== before ==
// mips_cpu
module mips_cpu (
  input         clk,
  input         rst,
  output [31:0] imem_addr,
  input  [31:0] imem_rdata,
  output [31:0] dmem_addr,
  output [31:0] dmem_wdata,
  output        dmem_we,
  output        dmem_re,
  input  [31:0] dmem_rdata,
  output        reg_we,
  output [4:0]  reg_waddr,
  output [31:0] reg_wdata
);
Settings: LEC_CHECK=0, CAP_MARGIN=20, CORE_MARGIN=2, CORE_UTILIZATION=40, GPL_TIMING_DRIVEN=0, PLACE_DENSITY=0.63, SLEW_MARGIN=20, TNS_END_PERCENT=30; clock period 10.5 ns.
run.sh (not shown) runs the stock make flow with config.mk's settings and CLKGATE_MAP_FILE=.
Status before: flow complete, layout not clean - setup timing
Input changes introduced in after (baseline for comparison: before):
diff --git a/flow/config.mk b/flow/config.mk
--- a/flow/config.mk
+++ b/flow/config.mk
@@ -10,3 +10,2 @@
-export CORE_UTILIZATION = 40
-export GPL_TIMING_DRIVEN = 0
-export PLACE_DENSITY = 0.63
+export CORE_UTILIZATION = 48
+export SETUP_SLACK_MARGIN = 0.7
@@ -14 +12,0 @@
-export TNS_END_PERCENT = 30
==> flow/constraint.sdc <==
create_clock -name core_clock -period 5.91 [get_ports {clk}]
set_input_delay 1.1820 -clock core_clock [delete_from_list [all_inputs] [get_ports {clk}]]
set_output_delay 1.1820 -clock core_clock [all_outputs]
set_load 0.01 [all_outputs]
Results
after: it failed with a tool error in global routing (5_1_grt), so there are no final results. Looking at cell resize tally after clock tree synthesis, after sits above before. The higher die width came out of before. Worst-case clock buffer depth came out exactly the same in before and after. Changes observed in after relative to before: standard cell core area fell about 17%; floorplan utilization climbed 8.3 points.

========
## build 81
mips_cpu again, from the RTL that the note above started with.
// mips_cpu
module mips_cpu (
  input         clk,
  input         rst,
  output [31:0] imem_addr,
  input  [31:0] imem_rdata,
  output [31:0] dmem_addr,
  output [31:0] dmem_wdata,
  output        dmem_we,
  output        dmem_re,
  input  [31:0] dmem_rdata,
  output        reg_we,
  output [4:0]  reg_waddr,
  output [31:0] reg_wdata
);
  wire [4:0] readReg1, readReg2;
  wire [31:0] regData1, regData2;
  wire branch;
  RegisterFile register(clk, rst, readReg1, readReg2, reg_waddr, reg_wdata, reg_we, regData1, regData2);
  Core core(clk, rst, imem_rdata, regData1, regData2, dmem_rdata, reg_we, dmem_re, dmem_we,
    branch, readReg1, readReg2, reg_waddr, dmem_addr, reg_wdata, imem_addr);
  assign dmem_wdata = regData2;
endmodule
Settings: LEC_CHECK=0, CAP_MARGIN=20, CELL_PAD_IN_SITES_DETAIL_PLACEMENT=0, CELL_PAD_IN_SITES_GLOBAL_PLACEMENT=0, CORE_MARGIN=2, CORE_UTILIZATION=72, CTS_CLUSTER_DIAMETER=93, GPL_ROUTABILITY_DRIVEN=1, HOLD_SLACK_MARGIN=-0.09, PLACE_DENSITY_LB_ADDON=0.19, SETUP_SLACK_MARGIN=0.57, SLEW_MARGIN=20; clock period 9.97 ns.
Build 81 did not finish: a tool error stopped it during 5_1_grt.
The following lists how build 14 was set up differently from build 81:
Settings: CELL_PAD_IN_SITES_GLOBAL_PLACEMENT: 0 -> unset; HOLD_SLACK_MARGIN: -0.09 -> unset; SETUP_SLACK_MARGIN: 0.57 -> unset; CORE_UTILIZATION: 72 -> 58; GPL_ROUTABILITY_DRIVEN: 1 -> unset; CTS_CLUSTER_DIAMETER: 93 -> unset; PLACE_DENSITY_LB_ADDON: 0.19 -> unset; CELL_PAD_IN_SITES_DETAIL_PLACEMENT: 0 -> unset; the clock period (ns, I/O delays scaled along): 9.97 -> 6.04.
==> results <==
Build 14 never completed, since it errored out during 5_1_grt.
Between build 14 and build 81, it is build 14 whose die height is higher, by about 11%.
Between build 14 and build 81, it is build 14 whose worst slack at placement is lower, by 1.52 ns.
For area inside the core boundary, dividing the value from build 14 by the value from build 81 gives 1.2.
Diff build 81 -> build 14: number of buffers between clock root and the deepest sink neither gained nor lost much, die outline area picked up an extra 24%, post-synth tally of flip-flops with integrated enable neither gained nor lost much.
[inputs] build 80 vs build 14
Settings: GPL_ROUTABILITY_DRIVEN newly set to 1; CELL_PAD_IN_SITES_GLOBAL_PLACEMENT newly set to 1; CELL_PAD_IN_SITES_DETAIL_PLACEMENT newly set to 0; CORE_UTILIZATION changed from 58 to 46; the clock period (ns, I/O delays scaled along) changed from 6.04 to 5.81.
==> results <==
Although build 80 finished all stages, its layout failed final checks on negative setup slack. As the logs show, build 14 stopped at 5_1_grt after a tool error, so it never reached the end of the flow. Build 80 -> build 14: post-synthesis share of cell area spent on xor and xnor gates flat. Die area (build 80 over build 14): increase, about 26%. ~same number of placed I/O pins in build 14 and build 80. Compared with build 14, build 80 degrades half-perimeter wire length after placement. Compared with build 14, in build 80 gate count after technology mapping held; number of resized instances in the post-cts repair step moved down; routability congestion estimate shows a reduction of 9.9%; die height increased 12%; die outline width picked up an extra about 12%.
What build 30 does differently from build 80 at the input level:
Settings: CELL_PAD_IN_SITES_GLOBAL_PLACEMENT no longer set, was 1; CELL_PAD_IN_SITES_DETAIL_PLACEMENT no longer set, was 0; PLACE_DENSITY now 0.6, previously not set; CORE_UTILIZATION now 54, was 46; GPL_ROUTABILITY_DRIVEN no longer set, was 1; HOLD_SLACK_MARGIN now 0.29, previously not set; TNS_END_PERCENT now 5, previously not set.
Findings:
Build 30 did not run to completion, as it errored out during 5_1_grt. Of build 80 and build 30, the run reporting the higher number of rows in the core area was build 80. Diff build 80 -> build 30: number of gates resized after CTS fell by 202, final weighted congestion in routability-driven placement rose by 0.074, die outline area fell by 15%, floorplan utilization rose by 8.1 points. Compared with build 80, total half-perimeter wirelength after legalization and detailed placement in build 30 decreased slightly. Build 30: setup fix buffers added after clock tree synthesis about 30% below build 80. Changes observed in build 30 relative to build 80: overall die height -about 8%, number of buffers on the longest clock path was more or less identical, chip area estimate from yosys synthesis did not really move.
[inputs] build 8 vs build 30
Settings: a deleted TNS_END_PERCENT that had been 5; a deleted PLACE_DENSITY that had been 0.6; an added SETUP_SLACK_MARGIN of 1.78; a deleted HOLD_SLACK_MARGIN that had been 0.29; a change of CORE_UTILIZATION from 54 to 48; a change of the clock period (ns, I/O delays scaled along) from 5.81 to 6.04.
[summary]
- FAIL build 8 @ 5_1_grt: tool exited with error
- Changes observed in build 8 relative to build 30: starting density of the core decreased by 6.0 points relative to the old numbers, area after detailed placement increased by about 0.7% relative to the old numbers, final estimated routing congestion in global placement decreased by 0.087 relative to the old numbers, width of the die increased by 14 um relative to the old numbers, die area increased by about 12% relative to the old numbers.
Setup changes, build 8 to build 78
Settings: an added CELL_PAD_IN_SITES_DETAIL_PLACEMENT of 0; a change of SETUP_SLACK_MARGIN from 1.78 to 2.85; an added GPL_ROUTABILITY_DRIVEN of 1; an added PLACE_DENSITY_LB_ADDON of 0.19; an added CELL_PAD_IN_SITES_GLOBAL_PLACEMENT of 1; a change of CORE_UTILIZATION from 48 to 53; a change of the clock period (ns, I/O delays scaled along) from 6.04 to 12.7.
Notes after the runs:
TritonCTS buffer count: build 8 and build 78 compared, lower one is build 78. Adder and majority cell fraction of the synthesized area: build 8 vs build 78 identical. Compared with build 8, in build 78 weighted congestion at the end of routability-driven global placement fell about 1.2%; fraction of the yosys area taken by sequential cells about even; die area fell 9.3%; number of post-CTS setup repair buffers fell 83. Build 78: all stages complete, timing, DRC and antenna checks passed.
